==> job 9293 <==
==> flow/design.v <==
module alu #(
	parameter DATA_WIDTH = 32,
	parameter INST_WIDTH = 4
)(
	input                   i_clk,
	input                   i_rst_n,
	input  [DATA_WIDTH-1:0] i_data_a,
	input  [DATA_WIDTH-1:0] i_data_b,
	input  [INST_WIDTH-1:0] i_inst,
	input                   i_valid,
	output [DATA_WIDTH-1:0] o_data,
	output                  o_overflow,
	output                  o_valid
);
	reg [DATA_WIDTH - 1:0] o_data_r, o_data_w;
	reg o_overflow_r, o_overflow_w;
	reg o_valid_r, o_valid_w;
	reg [2 * DATA_WIDTH - 1:0] o_mul_temp;
	integer i;
	assign o_data = o_data_r;
	assign o_overflow = o_overflow_r;
	assign o_valid = o_valid_r;
	always @(*) begin
		if (i_valid) begin
			case (i_inst)
				4'd0: begin
					o_data_w = i_data_a + i_data_b;
					if (i_data_a[DATA_WIDTH - 1] && i_data_b[DATA_WIDTH - 1] && ~o_data_w[DATA_WIDTH - 1]) begin
						o_overflow_w = 1;
					end
					else if (~i_data_a[DATA_WIDTH - 1] && ~i_data_b[DATA_WIDTH - 1] && o_data_w[DATA_WIDTH - 1]) begin
						o_overflow_w = 1;
					end
					else begin
						o_overflow_w = 0;
					end
					o_valid_w = 1;
				end
				4'd1: begin
					o_data_w = i_data_a - i_data_b;
					if (~i_data_a[DATA_WIDTH - 1] && i_data_b[DATA_WIDTH - 1] && o_data_w[DATA_WIDTH - 1]) begin
						o_overflow_w = 1;
					end
					else if (i_data_a[DATA_WIDTH - 1] && ~i_data_b[DATA_WIDTH - 1] && ~o_data_w[DATA_WIDTH - 1]) begin
						o_overflow_w = 1;
					end
					else begin
						o_overflow_w = 0;
					end
					o_valid_w = 1;
				end
				4'd2: begin
					o_data_w = i_data_a * i_data_b;
					if ((i_data_a[DATA_WIDTH - 1] == i_data_b[DATA_WIDTH - 1]) && o_data_w[DATA_WIDTH - 1]) begin
						o_overflow_w = 1;
					end
					else if ((i_data_a[DATA_WIDTH - 1] != i_data_b[DATA_WIDTH - 1]) && ~o_data_w[DATA_WIDTH - 1]) begin
						o_overflow_w = 1;
					end
					else begin
						o_overflow_w = 0;
					end
					o_valid_w = 1;
				end
				4'd3: begin
					if (~i_data_a[DATA_WIDTH - 1] && i_data_b[DATA_WIDTH - 1]) begin
						o_data_w = i_data_a;
					end
					else if (i_data_a[DATA_WIDTH - 1] && ~i_data_b[DATA_WIDTH - 1]) begin
						o_data_w = i_data_b;
					end
					else if (i_data_a > i_data_b) begin
						o_data_w = i_data_a;
					end
					else begin
						o_data_w = i_data_b;
					end
					o_overflow_w = 0;
					o_valid_w = 1;
				end
				4'd4: begin
					if (~i_data_a[DATA_WIDTH - 1] && i_data_b[DATA_WIDTH - 1]) begin
						o_data_w = i_data_b;
					end
					else if (i_data_a[DATA_WIDTH - 1] && ~i_data_b[DATA_WIDTH - 1]) begin
						o_data_w = i_data_a;
					end
					else if (i_data_a < i_data_b) begin
						o_data_w = i_data_a;
					end
					else begin
						o_data_w = i_data_b;
					end
					o_overflow_w = 0;
					o_valid_w = 1;
				end
				4'd5: begin
					{o_overflow_w, o_data_w} = i_data_a + i_data_b;
					o_valid_w = 1;
				end
				4'd6: begin
					o_data_w = i_data_a - i_data_b;
					if (i_data_a < i_data_b) begin
						o_overflow_w = 1;
					end
					else begin
						o_overflow_w = 0;
					end
					o_valid_w = 1;
				end
				4'd7: begin
					o_mul_temp = i_data_a * i_data_b;
					o_overflow_w = 0;
					for (i = DATA_WIDTH; i < 2 * DATA_WIDTH; i = i + 1) begin
						if (o_mul_temp[i]) begin
							o_overflow_w = 1;
						end
					end
					o_data_w = o_mul_temp[DATA_WIDTH - 1:0];
					o_valid_w = 1;
				end
				4'd8: begin
					if (i_data_a > i_data_b) begin
						o_data_w = i_data_a;
					end
					else begin
						o_data_w = i_data_b;
					end
					o_overflow_w = 0;
					o_valid_w = 1;
				end
				4'd9: begin
					if (i_data_a < i_data_b) begin
						o_data_w = i_data_a;
					end
					else begin
						o_data_w = i_data_b;
					end
					o_overflow_w = 0;
					o_valid_w = 1;
				end
				4'd10: begin
					o_data_w = i_data_a & i_data_b;
					o_overflow_w = 0;
					o_valid_w = 1;
				end
				4'd11: begin
					o_data_w = i_data_a | i_data_b;
					o_overflow_w = 0;
					o_valid_w = 1;
				end
				4'd12: begin
					o_data_w = (i_data_a & ~i_data_b) | (~i_data_a & i_data_b);
					o_overflow_w = 0;
					o_valid_w = 1;
				end
				4'd13: begin
					o_data_w = ~i_data_a;
					o_overflow_w = 0;
					o_valid_w = 1;
				end
				4'd14: begin
					for (i = 0; i < DATA_WIDTH; i = i + 1) begin
						o_data_w[i] = i_data_a[DATA_WIDTH - 1 - i];
					end
					o_overflow_w = 0;
					o_valid_w = 1;
				end
				default: begin
					o_overflow_w = 0;
					o_data_w = 0;
					o_valid_w = 1;
				end
			endcase
		end
		else begin
			o_overflow_w = 0;
			o_data_w = 0;
			o_valid_w = 0;
		end
	end
	always @(posedge i_clk or negedge i_rst_n) begin
		if (~i_rst_n) begin
			o_data_r <= 0;
			o_overflow_r <= 0;
			o_valid_r <= 0;
		end
		else begin
			o_data_r <= o_data_w;
			o_overflow_r <= o_overflow_w;
			o_valid_r <= o_valid_w;
		end
	end
endmodule
==> flow/run.sh <==
#!/bin/bash
# the make line also repeats each setting of config.mk as NAME=value (left out here)
make -C /OpenROAD-flow-scripts/flow DESIGN_CONFIG=/design/flow/config.mk WORK_HOME=/design/flow/orfs CLKGATE_MAP_FILE= finish
==> flow/config.mk <==
export PLATFORM = sky130hd
export DESIGN_NAME = alu
export DESIGN_NICKNAME = alu
export VERILOG_FILES = /design/flow/design.v
export SDC_FILE = /design/flow/constraint.sdc
export NUM_CORES = 4
export LEC_CHECK = 0
export CAP_MARGIN = 20
export CELL_PAD_IN_SITES_GLOBAL_PLACEMENT = 0
export CORE_MARGIN = 7
export CORE_UTILIZATION = 64
export CTS_CLUSTER_DIAMETER = 196
export CTS_CLUSTER_SIZE = 95
export GPL_TIMING_DRIVEN = 0
export PLACE_DENSITY_LB_ADDON = 0.23
export SLEW_MARGIN = 5
export TNS_END_PERCENT = 25
==> flow/constraint.sdc <==
create_clock -name core_clock -period 12.9 [get_ports {i_clk}]
set_input_delay 2.5800 -clock core_clock [delete_from_list [all_inputs] [get_ports {i_clk}]]
set_output_delay 2.5800 -clock core_clock [all_outputs]
set_load 0.01 [all_outputs]
==> job 3037 (differences from job 9293) <==
- CELL_PAD_IN_SITES_GLOBAL_PLACEMENT: 0 -> not set
- CORE_MARGIN: 7 -> 2
- CORE_UTILIZATION: 64 -> 34
- CTS_CLUSTER_DIAMETER: 196 -> not set
- CTS_CLUSTER_SIZE: 95 -> not set
- GPL_TIMING_DRIVEN: 0 -> not set
- PLACE_DENSITY_LB_ADDON: 0.23 -> not set
- SLEW_MARGIN: 5 -> 20
- TNS_END_PERCENT: 25 -> not set
==> flow/constraint.sdc (replaced) <==
create_clock -name core_clock -period 11.8 [get_ports {i_clk}]
set_input_delay 2.3600 -clock core_clock [delete_from_list [all_inputs] [get_ports {i_clk}]]
set_output_delay 2.3600 -clock core_clock [all_outputs]
set_load 0.01 [all_outputs]
==> job 3727 (differences from job 9293) <==
- CAP_MARGIN: 20 -> 0
- CORE_MARGIN: 7 -> 10
- CTS_CLUSTER_DIAMETER: 196 -> 342
- GPL_TIMING_DRIVEN: 0 -> 1
- HOLD_SLACK_MARGIN: not set -> -0.08
- SLEW_MARGIN: 5 -> 10
==> summary of the runs <==
Die area: job 3727 is higher than job 9293 (4.6%). Synthesized area is the same in job 9293 and job 3727. In job 9293 the clock-buffer cell count is lower than in job 3037, by 1. Of job 9293 and job 3037, job 9293 has the higher global-route usage (gap 24 points). Job 3037 finished clean. Job 3727 went through all stages and came out clean. Job 9293 ran to the end with violations: negative setup slack. Design area, lowest first: job 3727, job 9293, job 3037.
==> figures <==
quantity                                                                     job 9293       job 3037       job 3727
Result of the run                                                     failed layout checks  no timing/DRC/antenna violations  no timing/DRC/antenna violations
Reasons for failing layout checks                                negative setup slack              -              -
Overall global routing resource usage                                          51.81%         27.48%         44.09%
Final instance count without filler cells                                        5957           6519           5776
Worst Path Max Fanout                                                              10             10             25
Critical Path RT                                                             13.04 ns       11.95 ns       13.05 ns
Last weighted congestion value of the routability-driven placer                 1.217          1.029          1.122
Count of inserted antenna diode cells                                              15              1              8
Max-Slew Margin vs Limit                                                       10.02%         28.84%         26.29%
Placed standard-cell area                                                  42250 um^2     43930 um^2     42390 um^2
Post-place setup slack                                                     -0.9576 ns      0.2040 ns      0.8838 ns
Area Overhead vs Synth                                                         7.338%         9.924%         6.121%
Sum of net half-perimeters after detailed placement                         147400 um      133000 um      126600 um
Final tally of setup violations                                                     1              0              0
Fraction of met2 tracks used by global routing                                 72.46%         43.61%         67.36%

==> run a <==
// alu: RTL as listed in full above, without the edits since
==> flow/config.mk <==
export PLATFORM = sky130hd
export DESIGN_NAME = alu
export DESIGN_NICKNAME = alu
export VERILOG_FILES = /design/flow/design.v
export SDC_FILE = /design/flow/constraint.sdc
export NUM_CORES = 4
export LEC_CHECK = 0
export CAP_MARGIN = 20
export CORE_ASPECT_RATIO = 0.7
export CORE_MARGIN = 2
export CORE_UTILIZATION = 68
export CTS_CLUSTER_DIAMETER = 211
export CTS_CLUSTER_SIZE = 97
export PLACE_DENSITY = 0.36
export SLEW_MARGIN = 20
export TNS_END_PERCENT = 10
==> flow/constraint.sdc <==
create_clock -name core_clock -period 7.49 [get_ports {i_clk}]
set_input_delay 1.4980 -clock core_clock [delete_from_list [all_inputs] [get_ports {i_clk}]]
set_output_delay 1.4980 -clock core_clock [all_outputs]
set_load 0.01 [all_outputs]
run.sh (not shown) runs the stock make flow with config.mk's settings and CLKGATE_MAP_FILE=.
==> inputs of run b, as changes to run a <==
==> flow/config.mk (replaced) <==
export PLATFORM = sky130hd
export DESIGN_NAME = alu
export DESIGN_NICKNAME = alu
export VERILOG_FILES = /design/flow/design.v
export SDC_FILE = /design/flow/constraint.sdc
export NUM_CORES = 4
export LEC_CHECK = 0
export CAP_MARGIN = 20
export CORE_MARGIN = 2
export CORE_UTILIZATION = 71
export HOLD_SLACK_MARGIN = -0.09
export SETUP_SLACK_MARGIN = 1.32
export SLEW_MARGIN = 20
==> flow/constraint.sdc (replaced) <==
create_clock -name core_clock -period 10.5 [get_ports {i_clk}]
set_input_delay 2.1000 -clock core_clock [delete_from_list [all_inputs] [get_ports {i_clk}]]
set_output_delay 2.1000 -clock core_clock [all_outputs]
set_load 0.01 [all_outputs]
==> notes <==
Run b failed in global routing with GRT-0116. Run a finished but failed the layout checks on negative setup slack.
Against run a, the die size of run b is smaller by 4.2%.
Area after synthesis is the same in run b and run a.
Synthesized cell count is the same in run b and run a.
==> figures <==
item	run b	run a
Result of the run	aborted with a tool error	finished with violations
Last stage reached	global routing	-
Layout check failures	-	negative setup slack
Cell Count Post-Placement	6003	6290
Setup fix buffers added after clock tree synthesis	100	19
Horizontal die size	241.7 um	294.3 um
Resized cells post-CTS	408	151
Post-placement cell area	45840 um2	48040 um2
Placeable Area	56170 um2	58330 um2
Die area	58400 um2	60970 um2
Overall die height	241.7 um	207.2 um
Half-perimeter wire length of the detailed placement result	138200 um	153000 um
Row count	87	74
Final Wtd Congestion	1.157	1.188
Initial core utilization	0.7140	0.6876

==> inputs of run H <==
// alu: RTL as listed in full above, without the edits since
make LEC_CHECK=0 ABC_AREA=1 CAP_MARGIN=10 CORE_MARGIN=2 CORE_UTILIZATION=51 CTS_CLUSTER_DIAMETER=337 CTS_CLUSTER_SIZE=100 SLEW_MARGIN=20 TNS_END_PERCENT=5 finish   # period 12.0 ns
==> inputs of run K, as changes to run H <==
ABC_AREA = not set   (was 1)
CAP_MARGIN = 20   (was 10)
CELL_PAD_IN_SITES_DETAIL_PLACEMENT = 2   (was not set)
CELL_PAD_IN_SITES_GLOBAL_PLACEMENT = 3   (was not set)
CORE_ASPECT_RATIO = 1.58   (was not set)
CORE_MARGIN = 10   (was 2)
CORE_UTILIZATION = 40   (was 51)
CTS_CLUSTER_DIAMETER = not set   (was 337)
CTS_CLUSTER_SIZE = not set   (was 100)
GPL_ROUTABILITY_DRIVEN = 0   (was not set)
GPL_TIMING_DRIVEN = 0   (was not set)
HOLD_SLACK_MARGIN = 0.05   (was not set)
SETUP_SLACK_MARGIN = 2.99   (was not set)
TNS_END_PERCENT = not set   (was 5)
==> summary of the runs <==
- In run K the non-clock buffer count is higher than in run H, by 352.
- In run K the core utilization is lower than in run H, by 4.8 points.
- Between run K and run H, the lower die area is in run H (gap about 23%, measured against run H).
- Of run H and run K, run H has the higher fmax (gap 4.3%, measured against run K).
- Run K finished with timing, DRC and antenna clean. Run H finished with timing, DRC and antenna clean.
- In sequential share of layout area, run K and run H hardly differ.
- Of run H and run K, run H has the higher synthesized cell count (gap 36%, measured against run K).
- Between run K and run H, the lower synthesized area is in run K (gap about 13%, measured against run H).
- Critical path depth is the same in run K and run H.
- Against run K, the design area of run H is smaller by 1.5%.
==> figures <==
| item | run H | run K |
|---|---|---|
| Synthesized-area fraction occupied by xor and xnor cells | 0.267% | 1.38% |
| Summed instance area of the synthesized netlist | 0.0459 sq mm | 0.0401 sq mm |
| Layout net count | 7,970 | 6,565 |
| Vertical die size | 304 microns | 418 microns |
| Run status | no timing/DRC/antenna violations | no timing/DRC/antenna violations |
| Via/cell ratio | 5.57 | 6.60 |
| Post-CTS Setup Bufs | 0 | 123 |
| Worst path arrival time | 11.30 ns | 11.77 ns |
| Highest-delay cell along the critical path | clkdlybuf4s50_1 | fa_2 |
| Synth Instances | 6,751 | 4,961 |
| HPWL after detailed placement | 156,000 microns | 202,000 microns |
| Final critical path time including I/O delays and setup | 11.11 ns | 11.58 ns |
| Chip Area, Yosys | 0.0459 sq mm | 0.0401 sq mm |
| Part of the cycle the worst path needs | 92.6% | 96.5% |
| Placed Instance Area | 0.0478 sq mm | 0.0438 sq mm |
| Post-synthesis average cell area | 6.80 sq um | 8.08 sq um |
| Die span in x | 304 microns | 272 microns |
| Slew @ Worst Pin | 1.15 ns | 1.31 ns |
| Met2 wirelength from detailed routing | 86,000 microns | 125,000 microns |
| Number of gates resized after cts | 0 | 791 |

==> build 90: inputs <==
RTL: the design.v shown in full above, as it stands there.
Settings: LEC_CHECK=0, CAP_MARGIN=20, CORE_MARGIN=2, CORE_UTILIZATION=51, SETUP_SLACK_MARGIN=1.91, SLEW_MARGIN=20; clock period 6.47 ns.
==> trial 18 (differences from build 90) <==
ABC_AREA = 1   (was default)
CAP_MARGIN = 10   (was 20)
CTS_CLUSTER_DIAMETER = 337   (was default)
CTS_CLUSTER_SIZE = 48   (was default)
PLACE_DENSITY = 0.35   (was default)
SETUP_SLACK_MARGIN = default   (was 1.91)
==> flow/constraint.sdc (replaced) <==
create_clock -name core_clock -period 12.0 [get_ports {i_clk}]
set_input_delay 2.4000 -clock core_clock [delete_from_list [all_inputs] [get_ports {i_clk}]]
set_output_delay 2.4000 -clock core_clock [all_outputs]
set_load 0.01 [all_outputs]
==> build 82 (differences from build 90) <==
CORE_UTILIZATION = 71   (was 51)
CTS_CLUSTER_DIAMETER = 381   (was default)
CTS_CLUSTER_SIZE = 22   (was default)
SETUP_SLACK_MARGIN = -0.73   (was 1.91)
==> flow/constraint.sdc (replaced) <==
create_clock -name core_clock -period 9.42 [get_ports {i_clk}]
set_input_delay 1.8840 -clock core_clock [delete_from_list [all_inputs] [get_ports {i_clk}]]
set_output_delay 1.8840 -clock core_clock [all_outputs]
set_load 0.01 [all_outputs]
==> summary of the runs <==
- Build 90 finished with negative setup slack left. Build 82 died in 5_1_grt on GRT-0116. Trial 18 finished with timing, DRC and antenna clean.
- Die area: trial 18 > build 90 > build 82.
- Of build 90 and trial 18, trial 18 has the higher sequential share of layout area (gap 0.22 points).
- Between trial 18 and build 90, the lower via count is in build 90 (gap 5.5%, measured against build 90).
- In build 90 the first-iteration DRC count is smaller than in trial 18, by about 9%.
- Against build 90, the area after synthesis of trial 18 is larger by about 14%.
- Against trial 18, the design area of build 90 is larger by about 14%.
- Of build 90 and trial 18, build 90 has the higher non-clock buffer count (gap 905).
==> figures <==
item                                                                         build 82                trial 18                build 90
Count of clock-net buffers in the final layout                                      -                       6                       6
Inverter count                                                                      -                    2073                     999
# DRC                                                                               -                       0                       0
Rel. slew slack                                                                     -                   26.0%                   24.2%
Crit-path slowest cell                                                              -                 o21ai_0                    fa_1
Area share of the largest cell type after synthesis                             44.8%                   39.2%                   44.8%
Final Net Count                                                                     -                    7974                    7127
CP startpoint                                                                       -             i_data_a[8]            i_data_b[29]
Wire length on met3                                                                 -                19600 µm                19600 µm
Area of all placed cells without fillers                                            -              0.0480 mm²              0.0546 mm²
CTS tree                                                                            -                    done                    done
Tool warnings                                                                       -                      95                      95
AO/OA Area Share                                                                12.5%                   9.21%                   12.5%
Outcome                                                                did not finish  no timing/DRC/antenna violations         failed layout checks
Failing step                                                                  5_1_grt                       -                       -
Violated checks                                                                     -                       -    negative setup slack
Detailed-route via count                                                            -                   42915                   40672
Weighted congestion at the end of routability-driven global placement            1.16                    1.06                    1.09
Worst setup path endpoint                                                           -  o_data_r[18]$_DFF_PN0_  o_overflow_r$_DFF_PN0_
Cell row count                                                                     87                     110                     102
Slew at the pin with the worst max-slew slack                                       -                 1.08 ns                 1.13 ns
